// mac_demo
module mac_demo(input    clk, 
           input    reset, 
           input    ena,
   	   input    signed [16-1 : 0] k,
           input    signed [16-1 : 0] x,   
           output   signed [2 * 16 - 1 : 0] acc_out
          ) ;
           wire     signed [2 * 16 - 1 : 0] p ;
           wire     signed [2 * 16 - 1 : 0] acc_in ;
   multiplier  #(.width(16)) mult_0(.multiplicand(k),
                                          .multiplier(x),
                       			  .product(p)
                			  ) ;
   adder     #(.width(2*16)) add_0(.a(p),
                			 .b(acc_out),
                			 .sum(acc_in)
               				) ;
   accumulator  #(.width(2*16))  acc_0(.clk(clk),
                   			     .reset(reset),
                   			     .ena(ena),
                   			     .acc_in(acc_in),
                   			     .acc_out(acc_out)
                   			) ;
endmodule
export LEC_CHECK = 0
export CAP_MARGIN = 20
export CORE_MARGIN = 9
export CORE_UTILIZATION = 63
export HOLD_SLACK_MARGIN = -0.07
export SETUP_SLACK_MARGIN = -0.42
export SLEW_MARGIN = 40
export TNS_END_PERCENT = 5
create_clock -name core_clock -period 7.0 [get_ports {clk}]
run.sh (not shown) runs the stock make flow with config.mk's settings and CLKGATE_MAP_FILE=.
The baseline finished with negative setup slack left.
Change:
- ABC_AREA: unset -> 1
- CAP_MARGIN: 20 -> 0
- CORE_ASPECT_RATIO: unset -> 0.5
- HOLD_SLACK_MARGIN: -0.07 -> unset
- SETUP_SLACK_MARGIN: -0.42 -> unset
- SLEW_MARGIN: 40 -> 20
Effect:
- Now the flow finished clean
- synthesized cell count goes up by 29%
- sequential share of layout area came out lower by 0.35 points
- area after synthesis goes up by 6.9%
- fmax rises by 5.1%
- first-iteration DRC count came out higher to 3.1 times its value
- register-to-register slack is better by 0.69 ns
- via count climbs by 20%
- flip-flop count is unchanged
Change:
- CAP_MARGIN: 0 -> 20
- CORE_ASPECT_RATIO: 0.5 -> unset
- CTS_CLUSTER_DIAMETER: unset -> 268
- PLACE_DENSITY: unset -> 0.89
- hold slack barely changes
- design area went down by 4.0%
- sequential share of layout area went up by 0.17 points
- via count went up by 1.8%
- utilization went down by 3.3 points
- area after synthesis is unchanged
- die size went down by 1.2%
Change:
- CAP_MARGIN: 20 -> 15
- CELL_PAD_IN_SITES_DETAIL_PLACEMENT: unset -> 2
- CELL_PAD_IN_SITES_GLOBAL_PLACEMENT: unset -> 2
- CORE_ASPECT_RATIO: unset -> 0.86
- CORE_MARGIN: 9 -> 2
- CORE_UTILIZATION: 63 -> 40
- CTS_CLUSTER_DIAMETER: 268 -> 289
- CTS_CLUSTER_SIZE: unset -> 86
- MAX_ROUTING_LAYER: unset -> met4
- PLACE_DENSITY: 0.89 -> unset
- SETUP_SLACK_MARGIN: unset -> 1.95
- TNS_END_PERCENT: 5 -> unset
Effect: The changed run did not get past 4_1_cts with DPL-0033; area after synthesis is unchanged; die size climbs by 30%; synthesized cell count stays the same.


the reference run:
Starting RTL as in the previous note.
Design mac_demo, start of the top module:
module mac_demo(input    clk, 
           input    reset, 
           input    ena,
   	   input    signed [16-1 : 0] k,
           input    signed [16-1 : 0] x,   
           output   signed [2 * 16 - 1 : 0] acc_out
          ) ;
           wire     signed [2 * 16 - 1 : 0] p ;
           wire     signed [2 * 16 - 1 : 0] acc_in ;
   multiplier  #(.width(16)) mult_0(.multiplicand(k),
                                          .multiplier(x),
                       			  .product(p)
                			  ) ;
   adder     #(.width(2*16)) add_0(.a(p),
                			 .b(acc_out),
                			 .sum(acc_in)
               				) ;
   accumulator  #(.width(2*16))  acc_0(.clk(clk),
                   			     .reset(reset),
                   			     .ena(ena),
                   			     .acc_in(acc_in),
                   			     .acc_out(acc_out)
                   			) ;
endmodule
export LEC_CHECK = 0
export ABC_AREA = 1
export CAP_MARGIN = 20
export CORE_ASPECT_RATIO = 1.46
export CORE_MARGIN = 2
export CORE_UTILIZATION = 72
export CTS_CLUSTER_DIAMETER = 359
export CTS_CLUSTER_SIZE = 99
export PLACE_DENSITY = 0.37
export SETUP_SLACK_MARGIN = -0.34
export SLEW_MARGIN = 20
export TNS_END_PERCENT = 5
create_clock -name core_clock -period 4.46 [get_ports {clk}]
The reference run got as far as global routing (5_1_grt), where a tool error ended the run.
--- input diff the reference run..the trial run ---
==> flow/config.mk <==
export PLATFORM = sky130hd
export DESIGN_NAME = mac_demo
export DESIGN_NICKNAME = mac_demo
export VERILOG_FILES = /design/flow/design.v
export SDC_FILE = /design/flow/constraint.sdc
export NUM_CORES = 4
export LEC_CHECK = 0
export CAP_MARGIN = 20
export CORE_MARGIN = 2
export CORE_UTILIZATION = 40
export SLEW_MARGIN = 20
==> flow/constraint.sdc <==
create_clock -name core_clock -period 7.0 [get_ports {clk}]
set_input_delay 1.4000 -clock core_clock [delete_from_list [all_inputs] [get_ports {clk}]]
set_output_delay 1.4000 -clock core_clock [all_outputs]
set_load 0.01 [all_outputs]
==> results <==
- Having completed the whole flow, the trial run delivered a layout that passed the timing, DRC and antenna checks.
- The reference run: aborted in global routing (5_1_grt) (tool error)
- Diff the reference run -> the trial run | cell total after placement | decrease of 233
- Of the trial run and the reference run, it is the trial run that has the higher die area.
- [compare] base=the reference run new=the trial run: height of the chip climbed about 7%, buffer levels on the longest clock path barely changed, area reported by Yosys stat dropped about 6.4%.


The RTL this note starts from:
==> flow/design.v <==
module multiplier  #(parameter width = 16)
   ( input    signed  [width-1 : 0] multiplicand,
     input    signed  [width-1 : 0] multiplier,   
     output   signed  [2 * width - 1 : 0] product
   ) ;
   assign  product = multiplicand * multiplier ;
endmodule
module  adder  #(parameter width = 32)  
		( input   signed [width-1 : 0] a ,
		  input   signed [width-1 : 0] b , 
		  output  signed [width-1 : 0] sum
		) ;
    assign   sum = a + b ;
endmodule
module accumulator #(parameter width = 32) 
	(input    clk,
     	 input    ena,
         input    reset,
         input	  signed [width - 1 : 0] acc_in,
   	 output   reg signed [width - 1 : 0] acc_out
	) ;
   always @(posedge clk) begin
      if (reset)  acc_out <= 0 ;
      else if (ena) acc_out <= acc_in ;
   end
endmodule
module mac_demo(input    clk, 
           input    reset, 
           input    ena,
   	   input    signed [16-1 : 0] k,
           input    signed [16-1 : 0] x,   
           output   signed [2 * 16 - 1 : 0] acc_out
          ) ;
           wire     signed [2 * 16 - 1 : 0] p ;
           wire     signed [2 * 16 - 1 : 0] acc_in ;
   multiplier  #(.width(16)) mult_0(.multiplicand(k),
                                          .multiplier(x),
                       			  .product(p)
                			  ) ;
   adder     #(.width(2*16)) add_0(.a(p),
                			 .b(acc_out),
                			 .sum(acc_in)
               				) ;
   accumulator  #(.width(2*16))  acc_0(.clk(clk),
                   			     .reset(reset),
                   			     .ena(ena),
                   			     .acc_in(acc_in),
                   			     .acc_out(acc_out)
                   			) ;
endmodule
Settings: LEC_CHECK=0, ABC_AREA=1, CAP_MARGIN=20, CORE_MARGIN=2, CORE_UTILIZATION=72, CTS_CLUSTER_DIAMETER=268, CTS_CLUSTER_SIZE=95, PLACE_DENSITY=0.4, SETUP_SLACK_MARGIN=-0.53, SLEW_MARGIN=20; clock period 6.3 ns.
The baseline finished but failed the layout checks on negative setup slack.
Edit:
Settings changed: ABC_AREA 1 to unset, CORE_UTILIZATION 72 to 40, CTS_CLUSTER_DIAMETER 268 to unset, CTS_CLUSTER_SIZE 95 to unset, PLACE_DENSITY 0.4 to unset, SETUP_SLACK_MARGIN -0.53 to unset.
Clock period 6.3 ns to 6.89 ns, I/O delays scaled along.
Outcome: With this change the flow went through all stages and came out clean; flip-flop count stays the same; worst setup slack gains 0.69 ns; via count fell by 25%; final area fell by 3.2%.
Edit:
Settings changed: CORE_UTILIZATION 40 to 65, CTS_CLUSTER_SIZE set to 79, TNS_END_PERCENT set to 5.
Clock period 6.89 ns to 6.52 ns, I/O delays scaled along.
Now the flow finished with negative setup slack left.
Hold slack gets better by 0.014 ns.
Via count rises by 4.1%.
Area after synthesis is unchanged.
Clock skew falls by 0.0032 ns.
Count of clock-buffer cells in the layout falls by 1.
Final area falls by 0.84%.
Global-route usage rises by 13 points.
Routed wire length rises by 3.7%.
Synthesized cell count is unchanged.
Die size falls by 38%.
Edit:
Settings changed: CAP_MARGIN 20 to 30, CORE_UTILIZATION 65 to 72, CTS_CLUSTER_DIAMETER set to 25, HOLD_SLACK_MARGIN set to -0.1, PLACE_DENSITY set to 0.35, TNS_END_PERCENT 5 to 40.
The new run finished but fails on negative setup slack.
First-iteration DRC count rises by about 80%.
Final area barely changes.
Area after synthesis stays the same.
Wire length rises by about 23%.
Die area falls by 9.5%.
Via count rises by 11%.


Starts from the design.v that is shown in full above.
export LEC_CHECK = 0
export ABC_AREA = 1
export CAP_MARGIN = 20
export CORE_MARGIN = 2
export CORE_UTILIZATION = 72
export CTS_CLUSTER_DIAMETER = 359
export CTS_CLUSTER_SIZE = 99
export HOLD_SLACK_MARGIN = 0.28
export PLACE_DENSITY = 0.37
export SETUP_SLACK_MARGIN = -0.4
export SLEW_MARGIN = 20
create_clock -name core_clock -period 4.46 [get_ports {clk}]
The starting point ended with an error in 5_1_grt.
==> next run, changes <==
Settings changed: ABC_AREA 1 to default, CORE_UTILIZATION 72 to 43, CTS_CLUSTER_DIAMETER 359 to default, CTS_CLUSTER_SIZE 99 to default, HOLD_SLACK_MARGIN 0.28 to default, PLACE_DENSITY 0.37 to default, SETUP_SLACK_MARGIN -0.4 to default.
Clock period 4.46 ns to 4.18 ns, I/O delays scaled along.
Effect: This time the run produced a layout that fails on setup timing; die size went up by 55%; synthesized cell count decreases by 23%; synthesized area is lower by 6.4%.
==> next run, changes <==
Settings changed: CORE_UTILIZATION 43 to 67, CTS_CLUSTER_DIAMETER from default to 268, CTS_CLUSTER_SIZE from default to 95, PLACE_DENSITY from default to 0.4.
Clock period 4.18 ns to 6.3 ns, I/O delays scaled along.
=>
- The new run reached the layout checks and failed them: setup timing
- synthesized cell count is unchanged
- die area goes down by 35%
- hold slack degrades by 0.020 ns
- sequential share of layout area goes up by 0.27 points
- synthesized area is unchanged
- non-clock buffer count goes down by 57
- worst setup slack improves by 1.7 ns
- utilization goes up by 27 points
- global-route usage goes up by 9.5 points
- final area goes down by 6.4%


Setup of job 2178:
RTL: the design.v shown in full above, as it stands there.
Settings: LEC_CHECK=0, CAP_MARGIN=20, CORE_ASPECT_RATIO=1.01, CORE_MARGIN=2, CORE_UTILIZATION=72, CTS_CLUSTER_SIZE=80, GPL_ROUTABILITY_DRIVEN=0, GPL_TIMING_DRIVEN=1, MAX_ROUTING_LAYER=met4, PLACE_DENSITY_LB_ADDON=0.22, SETUP_SLACK_MARGIN=-0.19, SLEW_MARGIN=35, TNS_END_PERCENT=50; clock period 6.73 ns.
Layout checks on job 2178: not met. Flow itself completed; violations: setup timing.
--- input diff job 2178..job 5186 ---
# job 2178
export LEC_CHECK = 0
export CAP_MARGIN = 20
export CORE_ASPECT_RATIO = 1.01
export CORE_MARGIN = 2
export CORE_UTILIZATION = 72
export CTS_CLUSTER_SIZE = 80
export GPL_ROUTABILITY_DRIVEN = 0
export GPL_TIMING_DRIVEN = 1
export MAX_ROUTING_LAYER = met4
export PLACE_DENSITY_LB_ADDON = 0.22
export SETUP_SLACK_MARGIN = -0.19
export SLEW_MARGIN = 35
export TNS_END_PERCENT = 50
create_clock -name core_clock -period 6.73 [get_ports {clk}]
# job 5186
export LEC_CHECK = 0
export CAP_MARGIN = 20
export CORE_ASPECT_RATIO = 0.54
export CORE_MARGIN = 2
export CORE_UTILIZATION = 58
export GPL_ROUTABILITY_DRIVEN = 0
export GPL_TIMING_DRIVEN = 1
export MAX_ROUTING_LAYER = met4
export PLACE_DENSITY_LB_ADDON = 0.22
export SETUP_SLACK_MARGIN = -0.19
export SLEW_MARGIN = 35
export TNS_END_PERCENT = 40
create_clock -name core_clock -period 6.16 [get_ports {clk}]
- Job 5186 -> stages 100% | layout checks FAIL | setup timing
- Row proportion of cell area occupied by multi-input gates: job 5186 lower / job 2178 higher
- Share of the clock period used by the worst path: lower on job 2178
- Of the two values seen for highest-utilization routing layer at the global route stage, met2 was produced by job 2178 and met1 by job 5186.
- On job 5186: register-to-register slack is 0.49 ns lower than what job 2178 gave.
Modified inputs, job 8506 compared to job 5186
# job 5186
export LEC_CHECK = 0
export CAP_MARGIN = 20
export CORE_ASPECT_RATIO = 0.54
export CORE_MARGIN = 2
export CORE_UTILIZATION = 58
export GPL_ROUTABILITY_DRIVEN = 0
export GPL_TIMING_DRIVEN = 1
export MAX_ROUTING_LAYER = met4
export PLACE_DENSITY_LB_ADDON = 0.22
export SETUP_SLACK_MARGIN = -0.19
export SLEW_MARGIN = 35
export TNS_END_PERCENT = 40
create_clock -name core_clock -period 6.16 [get_ports {clk}]
# job 8506
export LEC_CHECK = 0
export CAP_MARGIN = 20
export CORE_ASPECT_RATIO = 1.07
export CORE_MARGIN = 2
export CORE_UTILIZATION = 70
export GPL_ROUTABILITY_DRIVEN = 1
export GPL_TIMING_DRIVEN = 1
export MAX_ROUTING_LAYER = met4
export SLEW_MARGIN = 35
create_clock -name core_clock -period 4.81 [get_ports {clk}]
Findings:
- Summary: with job 5186 as the reference, floorplan die width in job 8506 moved down by more than a quarter.
- As far as chip area line of the yosys report goes, job 5186 and job 8506 are indistinguishable; the numbers are identical.
- Reported for job 8506 and job 5186, portion of netlist area occupied by mux cells turned out identical to the last digit.
- Compared with job 5186, job 8506 shows die area that has gone down by more than 10%.
- Re portion of the post-synthesis area used by sequential elements: no difference whatsoever between job 8506 and job 5186.
- Job 5186: complete, dirty (setup timing)
- Job 8506: it failed during global routing, and the tool reported ODB-0269.
- Job 5186 -> job 8506: clock net sink count delta 0, exact match
- Compared with job 5186, job 8506 shows height of the chip that has gone up by more than a quarter.
- Against job 5186, total half-perimeter wirelength after legalization and detailed placement in job 8506 came out better.
The inputs of job 2294 differ from those of job 8506 as listed below.
# job 8506
export LEC_CHECK = 0
export CAP_MARGIN = 20
export CORE_ASPECT_RATIO = 1.07
export CORE_MARGIN = 2
export CORE_UTILIZATION = 70
export GPL_ROUTABILITY_DRIVEN = 1
export GPL_TIMING_DRIVEN = 1
export MAX_ROUTING_LAYER = met4
export SLEW_MARGIN = 35
create_clock -name core_clock -period 4.81 [get_ports {clk}]
# job 2294
export LEC_CHECK = 0
export CAP_MARGIN = 20
export CORE_MARGIN = 2
export CORE_UTILIZATION = 46
export SLEW_MARGIN = 20
create_clock -name core_clock -period 6.89 [get_ports {clk}]
Results
From the logs: job 2294 reached the end of the flow and failed the layout checks with setup timing.
Diff job 8506 -> job 2294 | number of placed instances, taps included | increase of 4.9%
In job 2294 the total setup buffers inserted after CTS turned out 14 lower than in job 8506.
Job 2294 — chip area 50% higher, job 8506 as reference
Side by side, post-detailed-placement cell area turned out lower in job 2294 than in job 8506.
The overall die width of job 2294 exceeds that of job 8506 by 27%.
In terms of maximum root-to-sink buffer count, job 2294 and job 8506 differ only marginally.
Cmp job 2294 vs job 8506: number of rows in the core area higher in job 2294
> inputs changed (job 2294 -> job 1019)
# job 2294
export LEC_CHECK = 0
export CAP_MARGIN = 20
export CORE_MARGIN = 2
export CORE_UTILIZATION = 46
export SLEW_MARGIN = 20
create_clock -name core_clock -period 6.89 [get_ports {clk}]
# job 1019
export LEC_CHECK = 0
export CAP_MARGIN = 20
export CORE_MARGIN = 2
export CORE_UTILIZATION = 71
export CTS_CLUSTER_DIAMETER = 39
export CTS_CLUSTER_SIZE = 28
export SLEW_MARGIN = 20
create_clock -name core_clock -period 3.68 [get_ports {clk}]
Findings:
Job 1019: aborted in global routing (tool error)
Summary of job 1019 over job 2294: HPWL after detailed placement picked up an extra about 10%; effective utilization at floorplan higher; area of the core region has decreased.
From job 2294 to job 1019, post-synthesis mux area share did not move at all.
The die area of job 1019 was superior to that of job 2294.
### job 1019 -> job 6112
# job 1019
export LEC_CHECK = 0
export CAP_MARGIN = 20
export CORE_MARGIN = 2
export CORE_UTILIZATION = 71
export CTS_CLUSTER_DIAMETER = 39
export CTS_CLUSTER_SIZE = 28
export SLEW_MARGIN = 20
create_clock -name core_clock -period 3.68 [get_ports {clk}]
# job 6112
export LEC_CHECK = 0
export CAP_MARGIN = 20
export CORE_ASPECT_RATIO = 1.03
export CORE_MARGIN = 2
export CORE_UTILIZATION = 40
export GPL_TIMING_DRIVEN = 0
export SLEW_MARGIN = 20
create_clock -name core_clock -period 7.0 [get_ports {clk}]
Results
Against job 1019, die extent in x in job 6112 rose by more than a quarter.
Initial core utilization was higher in job 1019 than in job 6112.
Delta (job 6112 minus job 1019): die footprint went up by 13,000 um^2; number of gates resized after CTS went up by about 0.6%; number of setup buffers added after CTS went down by about 33%; number of cells in the design after placement went up by 12; I/O pin count was more or less identical.
Max number of cell rows across job 6112 and job 1019: job 6112
Per the comparison of job 6112 with job 1019, worst slack after detailed placement went up 1.90 ns; cell area reported after detailed placement now sits lower.
Job 6112: all stages complete, timing, DRC and antenna checks passed
